[flow/run.sh]
#!/bin/bash
# the make line also repeats each setting of config.mk as NAME=value (left out here)
make -C /OpenROAD-flow-scripts/flow DESIGN_CONFIG=/design/flow/config.mk WORK_HOME=/design/flow/orfs CLKGATE_MAP_FILE= finish
[flow/config.mk]
export PLATFORM = sky130hd
export DESIGN_NAME = day07p1_top
export DESIGN_NICKNAME = day07p1_top
export VERILOG_FILES = /design/flow/design.v
export SDC_FILE = /design/flow/constraint.sdc
export NUM_CORES = 4
export LEC_CHECK = 0
export CAP_MARGIN = 20
export CORE_MARGIN = 2
export CORE_UTILIZATION = 53
export HOLD_SLACK_MARGIN = 0.27
export SETUP_SLACK_MARGIN = 1.32
export SLEW_MARGIN = 20
export TNS_END_PERCENT = 5
[flow/constraint.sdc]
create_clock -name core_clock -period 5.2 [get_ports {clk_i}]
set_input_delay 1.0400 -clock core_clock [delete_from_list [all_inputs] [get_ports {clk_i}]]
set_output_delay 1.0400 -clock core_clock [all_outputs]
set_load 0.01 [all_outputs]
[flow/design.v]
module day07p1_top ( 
    input logic clk_i,
    input logic rst_ni,
    input logic valid_i,
    input logic field_i,
    input logic eol_i,
    output logic [15:0] result_o,
    output logic ready_o
);
typedef enum logic [2:0] { 
    Start,
    InitialTachyon,
    ProcessTachyon,
    IdleSplitter,
    ProcessSplitter
} state_t;
state_t state_q, state_d;
logic eol_q, eol_d;
logic field_q, field_d;
logic [15:0] beam_splits_q, beam_splits_d;
logic [7:0] board_width_q, board_width_d;
logic [7:0] index_q, index_d;
logic [149:0] current_state_q, current_state_d;
logic [149:0] next_state_q, next_state_d;
always_comb begin
    state_d = state_q;
    eol_d = eol_q;
    field_d = field_q;
    beam_splits_d = beam_splits_q;
    board_width_d = board_width_q;
    index_d = index_q;
    current_state_d = current_state_q;
    next_state_d = next_state_q;
    case(state_q)
        Start: begin
            state_d = InitialTachyon;
        end
        InitialTachyon, IdleSplitter: begin
            if (valid_i == 1'b1) begin
                state_d = (state_q == InitialTachyon ? ProcessTachyon : ProcessSplitter);
                field_d = eol_i == 1'b0 ? field_i : 1'b0;
                eol_d = eol_i;
            end
        end
        ProcessTachyon: begin
            if(field_q == 1'b1) begin
                current_state_d = current_state_q + (150'b1 << board_width_q);
            end
            if(eol_q == 1'b1) begin
                state_d = IdleSplitter;
            end else begin
                state_d = InitialTachyon;
                board_width_d = board_width_q + 1;
            end
        end
        ProcessSplitter: begin
            if (eol_q == 1'b1) begin
                index_d = 8'b0;
                current_state_d = next_state_q;
                next_state_d = 150'b0;
            end else begin
                if((((current_state_q & (150'b1 << index_q) ) >> index_q ) & ({149'b0, field_q})) == 150'b1) begin
                    if(index_q == 8'b0) begin
                        next_state_d = next_state_q | 150'b10;
                    end else if(index_q == (board_width_q - 1)) begin
                        next_state_d = next_state_q | 150'b10;
                    end else begin
                        next_state_d = next_state_q | (150'b101 << (index_q - 1));
                    end
                    beam_splits_d = beam_splits_q + 1;
                end else if(((current_state_q & (150'b1 << index_q)) >> index_q) == 150'b1) begin
                    next_state_d = next_state_q | (150'b1 << index_q);
                end
                index_d = index_q + 8'b1;
            end
            state_d = IdleSplitter;
        end
        default: begin
            state_d = Start;
            field_d = 1'b0;
            eol_d = 1'b0;
            beam_splits_d = 16'b0;
            board_width_d = 8'b0;
            index_d = 8'b0;
            current_state_d = 150'b0;
            next_state_d = 150'b0;
        end
    endcase
end
always_ff @( posedge clk_i, negedge rst_ni ) begin
    if(rst_ni == 1'b0) begin
        state_q <= Start;
        field_q <= 1'b0;
        eol_q <= 1'b0;
        beam_splits_q <= 16'b0;
        board_width_q <= 8'b0;
        index_q <= 8'b0;
        current_state_q <= 150'b0;
        next_state_q <= 150'b0;
    end else begin
        state_q <= state_d;
        field_q <= field_d;
        eol_q <= eol_d;
        beam_splits_q <= beam_splits_d;
        board_width_q <= board_width_d;
        index_q <= index_d;
        current_state_q <= current_state_d;
        next_state_q <= next_state_d;
    end
end
assign result_o = beam_splits_q;
assign ready_o = (state_q == InitialTachyon || state_q == IdleSplitter);
endmodule
==> impl_summary.log, run 1 <==
[metrics] run summary
[metrics] outcome: failed layout checks
[metrics] Violated Checks: negative setup slack
[metrics] flop2flop setup slack: -0.08 ns
[metrics] Mux area share: 0.692%
[metrics] count leader, synth: sky130_fd_sc_hd__nor2_1
[metrics] die extent in x: 252 um
[metrics] clock network fraction of total power: 23.8%
[metrics] Antenna Violating Nets Remaining: 0
[metrics] global-route wire length before repair: 274000 um
[metrics] total number of cells along the worst setup path: 19
[metrics] count of mapped cells out of synthesis: 4442
[metrics] number of library cell types mapped by synthesis: 113
[metrics] detailed placer's ending HPWL: 142000 um
[metrics] Final WS setup: -0.0759 ns
[metrics] detailed route wirelength on metal2: 74700 um
[metrics] synth cell count leaders: sky130_fd_sc_hd__nor2_1, sky130_fd_sc_hd__a21oi_1, sky130_fd_sc_hd__nand2_1
[metrics] post-synthesis chip area from yosys: 32500 sq um
[metrics] critical path endpoint category: flip-flop
[metrics] placed cell count: 5379
[metrics] DR WL/cell: 35.6 um
[metrics] chip height: 252 um
[metrics] worst hold-check path type: primary input to asynchronous set/reset pin
[metrics] kind of start point of the critical path: flip-flop
[metrics] final wirelength: 199000 um
[metrics] Net count, final: 4920
[metrics] Worst path top cell family by delay: simple AND/OR/NAND/NOR gates
[metrics] Internal Pwr Total: 7.26 mW
[metrics] clock buffer count from CTS: 44
[metrics] worst setup path start: board_width_q[7]
[metrics] timing-limited maximum frequency: 190 MHz
[metrics] number of buffer and inverter instances along the worst setup path: 4
[metrics] Clock Skew: 0.0372 ns
[metrics] sequential share of power: 31.1%
[metrics] clock-net power: 3.31 mW
[metrics] power attributed to sequential cells: 4.32 mW
[metrics] stage-log warning count: 41
[metrics] most area-hungry cell type in the Yosys netlist: sky130_fd_sc_hd__dfrtp_1
[metrics] Top Metal Used: met5
[metrics] synthesis-stage register bit count: 339
[metrics] CTS hold repair buffers: 0
[metrics] worst hold margin: 0.439 ns
[metrics] Peak supply drop: 0.000289 V
[metrics] clock tree from TritonCTS: done
[metrics] post-synthesis to final-layout area growth: 25.2%
[metrics] main logic family after synthesis: AND-OR/OR-AND gates
[metrics] fraction of registers with async set/reset: 100%
[metrics] buffer type at the clock tree root: sky130_fd_sc_hd__clkbuf_16
[metrics] number of DRC markers in iteration 0: 7925
[metrics] area fraction in and, or, nand and nor cells after synthesis: 25.2%
[metrics] Layout Utilization: 67.3%
[metrics] TritonRoute pass-1 iters: 13
[metrics] total I/O pin count: 22
[metrics] H-tree Lvls: 2
[metrics] critical path class: flip-flop to flip-flop
[metrics] number of placement rows: 90
[metrics] number of sinks driven by the clock tree: 339
[metrics] Post-Synthesis Cell Area: 32500 sq um
[metrics] count of placed standard cells in the final layout, fillers left out: 5584
[metrics] Final Wtd Congestion: 1.18
[metrics] Combinational Power Share: 45.1%
[metrics] clock network latency to the later pin of the worst-skew pair: 0.65 ns
[metrics] leakage power: 16.6 nW
[metrics] sw frac: 47.7%
[metrics] total track usage: 59.4%
[metrics] Data arrival, critical path: 5.81 ns
[metrics] flip-flops with a built-in enable: 0
[metrics] Net Count, Synth: 4612
[metrics] sum of met3 wire segment lengths after detailed routing: 34900 um
[metrics] post-synthesis average cell area: 7.32 sq um
[metrics] number of cells in the yosys synthesis report: 4442
[metrics] Least-Margin Pin Slew: 1.14 ns
[metrics] Critical R2R Capture: current_state_q[135]
[metrics] via count of the first global-routing pass: 39325
[metrics] master of the slowest instance on the critical path: sky130_fd_sc_hd__nor2_1
[metrics] Yosys top cell area share: 26.0%
[metrics] longest individual stage delay on the worst path: 0.81 ns
[metrics] clock slew at the register clock pins of the worst setup and hold paths: 0.06 ns
[metrics] final routed DRC violation total: 0
[metrics] Critical R2R Launch: board_width_q[7]
[metrics] via density per instance: 7.69
[metrics] crit-path cells: buf_4 -> nand2b_1 -> nor2_1 -> ha_1 -> nand2_1 -> nor3_4 -> nand2_1 -> o2bb2ai_4 -> buf_6 -> o21ai_4 -> o31a_1 -> o21ai_4 -> a221oi_2 -> buf_4 -> buf_4 -> o21bai_1 -> xor2_1 -> a221oi_2 -> nor2_1
[metrics] most frequently used flop master after synthesis: sky130_fd_sc_hd__dfrtp_1
[metrics] pin count of the biggest net entering global routing: 96
[metrics] capturing element of the worst setup path: current_state_q[135]
[metrics] Cell Pwr Density: 341 nW/um^2
[metrics] maxcap violations: 0
[metrics] switching power summed over all nets: 6.62 mW
[metrics] worst-case clock buffer depth: 3
[metrics] Final Max Tran Viols: 0
[metrics] number of vias after detailed routing: 42915
[metrics] Yosys warning total: 1
[metrics] Post-synth area hogs: sky130_fd_sc_hd__dfrtp_1, sky130_fd_sc_hd__nor2_1, sky130_fd_sc_hd__a21oi_1
[metrics] IO Port Bufs: 21
[metrics] dominant power group: combinational cells
[metrics] worst slew margin relative to its limit: 23.8%
[metrics] ratio of final minimum period to clock period: 101%
[metrics] final setup violating endpoints: 4
[metrics] required time at the worst-slack endpoint: 5.73 ns
[metrics] depth of the most critical reg-to-reg path: 19
[metrics] setup repair after global routing missed its margin: yes
[metrics] power drawn by the combinational cells: 6.25 mW
[metrics] Met1 Wirelength: 64600 um
[metrics] Synth Area in XOR/XNOR: 4.93%
[metrics] initial antenna violation count: 16
[metrics] Core Area: 60500 sq um
[metrics] area share of and-or/or-and cells after synthesis: 31.1%
[metrics] initial cell density of the core: 53.8%
[metrics] Post-Synth Adder-Cell Area: 6.37%
[metrics] sequential cell area fraction in the yosys report: 26.1%
[metrics] post-layout minimum cycle time: 5.28 ns
[metrics] Total Die Area: 63400 sq um
[metrics] final count of hold timing violations: 0
[metrics] most prevalent standard cell on the critical path: sky130_fd_sc_hd__buf_4
[metrics] Critical Path Fanout Max: 9
[metrics] overflow left after global routing: 0
==> repair_timing <==
item	CTS	global route
endpoints found under the setup margin	291	295
gates cloned	0	3
gates resized	134	258
buffers inserted	41	62
pin swaps	56	100
==> per-layer routing <==
metal,track usage (%),up-vias
met5,6.80,-
met2,80.9,4244
li1,-,17135
met3,30.3,1575
met1,67.6,19941
met4,51.1,20
==> metrics by stage <==
| step | cell area [sq um] | power, mW | TNS (ns) | setup slack (ns) |
|---|---|---|---|---|
| 3_3_place_gp | 36500 | 9.39 | -7.39 | -0.596 |
| 4_1_cts | 38900 | 12.9 | 0 | 0.323 |
| 3_5_place_dp | 36500 | 9.44 | -8.70 | -0.717 |
| 5_1_grt | 40700 | 14.1 | -0.340 | -0.108 |
| 6_report | 40700 | 13.9 | -0.195 | -0.0759 |
| 2_1_floorplan | 33000 | 7.09 | 0 | 0.650 |
==> final cells by class <==
type                       instances  area (sq um)
tap                              782           978
timing repair buffer             613          5260
clock buffer                      58          1230
sequential                       339          8510
inverter                          81           319
multi-input combinational       3671         24100
antenna                           19          47.5
clock inverter                    21           245
fill                            5114         19800
==> run 2, diff against run 1 <==
- CELL_PAD_IN_SITES_GLOBAL_PLACEMENT: default -> 2
- CORE_ASPECT_RATIO: default -> 1.98
- CORE_UTILIZATION: 53 -> 40
- CTS_CLUSTER_DIAMETER: default -> 376
- CTS_CLUSTER_SIZE: default -> 15
- HOLD_SLACK_MARGIN: 0.27 -> default
- SETUP_SLACK_MARGIN: 1.32 -> default
- TNS_END_PERCENT: 5 -> default
- clock period: 5.2 -> 6.0 ns (I/O delays scaled with it)
==> run 2 against run 1 <==
- the flow now stops in global routing
- synthesized cell count unchanged
- area after synthesis unchanged
- die area up 32%
==> impl_summary.log, run 2 <==
[report] extracting results
[metrics] outcome: did not finish
[metrics] Final Wtd Congestion: 1.16 (-1.2%)
[metrics] total track usage: 59.2%
[metrics] chip height: 405 um (+61%)
[metrics] post-synthesis chip area from yosys: 32500 sq um (unchanged)
[metrics] worst slack, placed: 0.0680 ns (+0.785 ns)
[metrics] Total Die Area: 83700 sq um (+32%)
[metrics] detailed placer's ending HPWL: 173000 um (+22%)
[metrics] sequential cell area fraction in the yosys report: 26.1% (unchanged)
[metrics] most frequently used flop master after synthesis: sky130_fd_sc_hd__dfrtp_1
[metrics] count leader, synth: sky130_fd_sc_hd__nor2_1
[metrics] fraction of registers with async set/reset: 100% (unchanged)
[metrics] Net Count, Synth: 4612 (unchanged)
[metrics] count of mapped cells out of synthesis: 4442 (unchanged)
[metrics] Post-Synthesis Cell Area: 32500 sq um (unchanged)
[metrics] area share of and-or/or-and cells after synthesis: 31.1% (unchanged)
[metrics] Post-Synth Adder-Cell Area: 6.37% (unchanged)
[metrics] number of cells in the yosys synthesis report: 4442 (unchanged)
[metrics] Synth Area in XOR/XNOR: 4.93% (unchanged)
[metrics] Mux area share: 0.692% (unchanged)
[metrics] number of library cell types mapped by synthesis: 113 (unchanged)
[metrics] worst-case clock buffer depth: 3 (unchanged)
[metrics] clock buffer count from CTS: 26 (-41%)
[metrics] main logic family after synthesis: AND-OR/OR-AND gates
[metrics] buffer type at the clock tree root: sky130_fd_sc_hd__clkbuf_16
[metrics] most area-hungry cell type in the Yosys netlist: sky130_fd_sc_hd__dfrtp_1
[metrics] post-synthesis average cell area: 7.32 sq um (unchanged)
[metrics] post-CTS setup repair buffer count: 0 (-100%)
[metrics] CTS hold repair buffers: 0 (unchanged)
[metrics] Yosys warning total: 1 (unchanged)
[metrics] Core Area: 80700 sq um (+34%)
[metrics] H-tree Lvls: 1 (-1)
[metrics] stage at which the flow ended: global routing
[metrics] number of sinks driven by the clock tree: 339 (unchanged)
[metrics] Post-synth area hogs: sky130_fd_sc_hd__dfrtp_1, sky130_fd_sc_hd__nor2_1, sky130_fd_sc_hd__a21oi_1
[metrics] synth cell count leaders: sky130_fd_sc_hd__nor2_1, sky130_fd_sc_hd__a21oi_1, sky130_fd_sc_hd__nand2_1
[metrics] die extent in x: 207 um (-18%)
[metrics] overflow left after global routing: 16
[metrics] IO Port Bufs: 21 (unchanged)
[metrics] total I/O pin count: 22 (unchanged)
[metrics] Yosys top cell area share: 26.0% (unchanged)
[metrics] number of placement rows: 147 (+63%)
[metrics] synthesis-stage register bit count: 339 (unchanged)
[metrics] flip-flops with a built-in enable: 0 (unchanged)
[metrics] number of instances resized during post-cts repair: 0 (-100%)
[metrics] initial cell density of the core: 40.3% (-14 points)
[metrics] tool error: [ERROR GRT-0116] Global routing finished with congestion. Check the congestion regions in the DRC Viewer.
[metrics] area fraction in and, or, nand and nor cells after synthesis: 25.2% (unchanged)
run 2: stage by stage:
stage	std cells	hold WS, ns	area [sq um]
floorplan	4442	0.448	32500
global placement	5538	0.483	35800
detailed placement	5538	0.480	35800
CTS	5575	0.497	36500
run 2: routing by layer:
metal	GRT overflow	GRT usage, %
met5	0	3.21
met1	0	60.7
met3	0	29.5
met4	5	59.9
met2	11	84.3
==> run 3, diff against run 2 <==
- CELL_PAD_IN_SITES_DETAIL_PLACEMENT: default -> 2
- CELL_PAD_IN_SITES_GLOBAL_PLACEMENT: 2 -> 1
- CORE_ASPECT_RATIO: 1.98 -> 0.75
- CORE_MARGIN: 2 -> 9
- CORE_UTILIZATION: 40 -> 55
- CTS_CLUSTER_DIAMETER: 376 -> 79
- CTS_CLUSTER_SIZE: 15 -> default
- GPL_ROUTABILITY_DRIVEN: default -> 1
- SETUP_SLACK_MARGIN: default -> 0.14
- SLEW_MARGIN: 20 -> 15
- TNS_END_PERCENT: default -> 100
- clock period: 6.0 -> 3.34 ns (I/O delays scaled with it)
==> run 3 against run 2 <==
- the flow stops in detailed placement
- area after synthesis stayed put
- synthesized cell count stayed put
- die area is 18% lower
==> impl_summary.log, run 3 <==
[report] extracting results
[metrics] most frequently used flop master after synthesis: sky130_fd_sc_hd__dfrtp_1
[metrics] synthesis-stage register bit count: 339 (unchanged)
[metrics] number of placement rows: 76 (-48%)
[metrics] total I/O pin count: 22 (unchanged)
[metrics] outcome: did not finish
[metrics] number of library cell types mapped by synthesis: 113 (unchanged)
[metrics] most area-hungry cell type in the Yosys netlist: sky130_fd_sc_hd__dfrtp_1
[metrics] count of mapped cells out of synthesis: 4442 (unchanged)
[metrics] flip-flops with a built-in enable: 0 (unchanged)
[metrics] Yosys top cell area share: 26.0% (unchanged)
[metrics] post-synthesis average cell area: 7.32 sq um (unchanged)
[metrics] Post-Synth Adder-Cell Area: 6.37% (unchanged)
[metrics] Net Count, Synth: 4612 (unchanged)
[metrics] sequential cell area fraction in the yosys report: 26.1% (unchanged)
[metrics] Total Die Area: 68300 sq um (-18%)
[metrics] Yosys warning total: 1 (unchanged)
[metrics] main logic family after synthesis: AND-OR/OR-AND gates
[metrics] Final Wtd Congestion: 1.44 (+24%)
[metrics] post-synthesis chip area from yosys: 32500 sq um (unchanged)
[metrics] fraction of registers with async set/reset: 100% (unchanged)
[metrics] Post-synth area hogs: sky130_fd_sc_hd__dfrtp_1, sky130_fd_sc_hd__nor2_1, sky130_fd_sc_hd__a21oi_1
[metrics] initial cell density of the core: 56.1% (+16 points)
[metrics] synth cell count leaders: sky130_fd_sc_hd__nor2_1, sky130_fd_sc_hd__a21oi_1, sky130_fd_sc_hd__nand2_1
[metrics] Post-Synthesis Cell Area: 32500 sq um (unchanged)
[metrics] area fraction in and, or, nand and nor cells after synthesis: 25.2% (unchanged)
[metrics] Core Area: 58000 sq um (-28%)
[metrics] Synth Area in XOR/XNOR: 4.93% (unchanged)
[metrics] number of cells in the yosys synthesis report: 4442 (unchanged)
[metrics] IO Port Bufs: 21 (unchanged)
[metrics] chip height: 229 um (-44%)
[metrics] count leader, synth: sky130_fd_sc_hd__nor2_1
[metrics] tool error: [ERROR DPL-0033] detailed placement checks failed during check placement.
[metrics] Mux area share: 0.692% (unchanged)
[metrics] stage at which the flow ended: detailed placement
[metrics] area share of and-or/or-and cells after synthesis: 31.1% (unchanged)
[metrics] die extent in x: 299 um (+45%)
[run 3: metrics by stage]
stage	std cells	instance area, sq um	setup TNS [ns]
after floorplan	4442	34100	-188.43
after global placement	6422	45500	-347.68
==> run 4, diff against run 3 <==
- CELL_PAD_IN_SITES_DETAIL_PLACEMENT: 2 -> default
- CELL_PAD_IN_SITES_GLOBAL_PLACEMENT: 1 -> default
- CORE_ASPECT_RATIO: 0.75 -> default
- CORE_MARGIN: 9 -> 2
- CORE_UTILIZATION: 55 -> 40
- CTS_CLUSTER_DIAMETER: 79 -> default
- GPL_ROUTABILITY_DRIVEN: 1 -> default
- SETUP_SLACK_MARGIN: 0.14 -> 0.84
- SLEW_MARGIN: 15 -> 20
- TNS_END_PERCENT: 100 -> default
- clock period: 3.34 -> 3.27 ns (I/O delays scaled with it)
==> run 4 against run 3 <==
- now fails the layout checks on negative setup slack
- area after synthesis did not move
- synthesized cell count unchanged
- die area grew 22%
==> impl_summary.log, run 4 <==
[metrics] run summary
[metrics] most frequently used flop master after synthesis: sky130_fd_sc_hd__dfrtp_1
[metrics] Final WS setup: -1.68 ns
[metrics] longest individual stage delay on the worst path: 0.48 ns
[metrics] critical path endpoint category: flip-flop
[metrics] clock slew at the register clock pins of the worst setup and hold paths: 0.06 ns
[metrics] ratio of final minimum period to clock period: 151%
[metrics] clock network fraction of total power: 20.9%
[metrics] total number of cells along the worst setup path: 21
[metrics] number of vias after detailed routing: 46938
[metrics] sw frac: 44.8%
[metrics] Core Area: 80500 sq um (+39%)
[metrics] Layout Utilization: 67.1%
[metrics] flop2flop setup slack: -1.68 ns
[metrics] H-tree Lvls: 2
[metrics] start point of the worst hold path: next_state_q[62]
[metrics] crit-path cells: buf_4 -> nor2_4 -> buf_4 -> buf_4 -> nand2_1 -> nor2_1 -> ha_1 -> a21o_1 -> a21oi_1 -> o21bai_1 -> nand3_1 -> a31oi_1 -> a221o_1 -> a41o_4 -> a31o_4 -> a31oi_4 -> o21ai_2 -> a21boi_2 -> o31ai_1 -> xnor2_1 -> o22ai_1
[metrics] capturing element of the worst setup path: current_state_q[145]
[metrics] post-layout minimum cycle time: 4.95 ns
[metrics] Post-Synth Adder-Cell Area: 6.37% (unchanged)
[metrics] clock-net power: 5.61 mW
[metrics] clock tree from TritonCTS: done
[metrics] Met1 Wirelength: 81000 um
[metrics] area fraction in and, or, nand and nor cells after synthesis: 25.2% (unchanged)
[metrics] most prevalent standard cell on the critical path: sky130_fd_sc_hd__buf_4
[metrics] most area-hungry cell type in the Yosys netlist: sky130_fd_sc_hd__dfrtp_1
[metrics] stage-log warning count: 39
[metrics] buffer type at the clock tree root: sky130_fd_sc_hd__clkbuf_16
[metrics] post-synthesis to final-layout area growth: 66.0%
[metrics] number of DRC markers in iteration 0: 6392
[metrics] required time at the worst-slack endpoint: 3.72 ns
[metrics] detailed route wirelength on metal2: 92000 um
[metrics] via count of the first global-routing pass: 45027
[metrics] Net Count, Synth: 4612 (unchanged)
[metrics] Top Metal Used: met5
[metrics] final setup violating endpoints: 304
[metrics] Final Max Tran Viols: 0
[metrics] number of placement rows: 104 (+37%)
[metrics] final routed DRC violation total: 0
[metrics] sequential share of power: 23.5%
[metrics] Internal Pwr Total: 14.8 mW
[metrics] sum of met3 wire segment lengths after detailed routing: 32700 um
[metrics] Net count, final: 6169
[metrics] dominant power group: combinational cells
[metrics] Final Wtd Congestion: 1.13 (-22%)
[metrics] post-synthesis chip area from yosys: 32500 sq um (unchanged)
[metrics] outcome: failed layout checks
[metrics] Synth Area in XOR/XNOR: 4.93% (unchanged)
[metrics] Least-Margin Pin Slew: 1.10 ns
[metrics] Violated Checks: negative setup slack
[metrics] number of buffer and inverter instances along the worst setup path: 3
[metrics] final count of hold timing violations: 0
[metrics] count of mapped cells out of synthesis: 4442 (unchanged)
[metrics] worst slew margin relative to its limit: 26.5%
[metrics] global-route wire length before repair: 322000 um
[metrics] post-synthesis average cell area: 7.32 sq um (unchanged)
[metrics] overflow left after global routing: 0
[metrics] kind of start point of the critical path: flip-flop
[metrics] Cell Pwr Density: 498 nW/um^2
[metrics] die extent in x: 289 um (-3.2%)
[metrics] sequential cell area fraction in the yosys report: 26.1% (unchanged)
[metrics] worst hold margin: 0.509 ns
[metrics] cell depth of the worst min-delay path: 2
[metrics] flip-flops with a built-in enable: 0 (unchanged)
[metrics] number of fill cells in the layout: 6673
[metrics] power attributed to sequential cells: 6.32 mW
[metrics] number of sinks driven by the clock tree: 339
[metrics] Critical Path Fanout Max: 6
[metrics] Worst path top cell family by delay: AND-OR/OR-AND gates
[metrics] DR WL/cell: 32.7 um
[metrics] area share of and-or/or-and cells after synthesis: 31.1% (unchanged)
[metrics] design area: 54000 sq um
[metrics] worst hold-check path type: flip-flop to flip-flop
[metrics] number of library cell types mapped by synthesis: 113 (unchanged)
[metrics] chip height: 289 um (+26%)
[metrics] Antenna Violating Nets Remaining: 0
[metrics] leakage power: 23.6 nW
[metrics] Critical R2R Capture: current_state_q[145]
[metrics] detailed placer's ending HPWL: 177000 um
[metrics] final wirelength: 232000 um
[metrics] Clock Skew: 0.0639 ns
[metrics] main logic family after synthesis: AND-OR/OR-AND gates
[metrics] Post-synth area hogs: sky130_fd_sc_hd__dfrtp_1, sky130_fd_sc_hd__nor2_1, sky130_fd_sc_hd__a21oi_1
[metrics] number of cells in the yosys synthesis report: 4442 (unchanged)
[metrics] clock network latency to the later pin of the worst-skew pair: 0.64 ns
[metrics] Placed Instance Area: 47300 sq um
[metrics] maxcap violations: 0
[metrics] critical path class: flip-flop to flip-flop
[metrics] Worst Hold Endpoint: next_state_q[62]
[metrics] power drawn by the combinational cells: 15.0 mW
[metrics] initial antenna violation count: 18
[metrics] depth of the most critical reg-to-reg path: 21
[metrics] worst-case clock buffer depth: 3
[metrics] setup repair after global routing missed its margin: yes
[metrics] synthesis-stage register bit count: 339 (unchanged)
[metrics] pin count of the biggest net entering global routing: 90
[metrics] Peak supply drop: 0.000466 V
[metrics] switching power summed over all nets: 12.1 mW
[metrics] Critical R2R Launch: board_width_q[2]
[metrics] Post-Synthesis Cell Area: 32500 sq um (unchanged)
[metrics] clock buffer count from CTS: 45
[metrics] Yosys warning total: 1 (unchanged)
[metrics] TritonRoute pass-1 iters: 8
[metrics] total track usage: 54.0%
[metrics] via density per instance: 6.61
[metrics] initial cell density of the core: 40.4% (-16 points)
[metrics] timing-limited maximum frequency: 202 MHz
[metrics] count leader, synth: sky130_fd_sc_hd__nor2_1
[metrics] Total Die Area: 83600 sq um (+22%)
[metrics] fraction of registers with async set/reset: 100% (unchanged)
[metrics] IO Port Bufs: 21 (unchanged)
[metrics] Yosys top cell area share: 26.0% (unchanged)
[metrics] master of the slowest instance on the critical path: sky130_fd_sc_hd__dfrtp_2
[metrics] Combinational Power Share: 55.6%
[metrics] worst setup path start: board_width_q[2]
[metrics] synth cell count leaders: sky130_fd_sc_hd__nor2_1, sky130_fd_sc_hd__a21oi_1, sky130_fd_sc_hd__nand2_1
[metrics] Mux area share: 0.692% (unchanged)
[metrics] Data arrival, critical path: 5.40 ns
[metrics] total I/O pin count: 22 (unchanged)
==> run 4: metrics by stage <==
step | instances | TNS (ns) | setup WS (ns) | power, mW
finish | 7104 | -367.16 | -1.68 | 26.9
global route | 7097 | -393.84 | -1.80 | 27.5
CTS | 7052 | -310.37 | -1.65 | 25.8
detailed placement | 6839 | -380.68 | -1.97 | 19.2
global placement | 6839 | -371.25 | -1.85 | 19.2
floorplan | 4442 | -208.46 | -1.16 | 11.5
==> run 4: final cells by class <==
class                      count  area (sq um)  share of cell area (%)
tap                         1060          1330                    2.46
sequential                   339          8520                    15.8
antenna                        9          22.5                  0.0417
multi-input combinational   3671         25900                    48.0
clock buffer                  59          1280                    2.37
inverter                      81           324                   0.600
clock inverter                24           344                   0.637
timing repair buffer        1861         16300                    30.1
==> run 4: layer usage <==
| metal | GRT usage (%) | vias to the layer above |
|---|---|---|
| met5 | 1.76 | - |
| met4 | 47.5 | 14 |
| met3 | 21.7 | 1181 |
| met2 | 76.0 | 3613 |
| met1 | 63.0 | 22459 |
| li1 | - | 19671 |
==> run 4: what timing repair did <==
item | in CTS | in global routing
buffers inserted | 108 | 43
endpoints found under the setup margin | 317 | 322
gates cloned | 21 | 0
hold buffers | 1 | 0
endpoints found under the hold margin | 34 | 0
pin swaps | 155 | 90
resized | 533 | 166
No activity file was given, so power comes from the tool's default toggle rates.
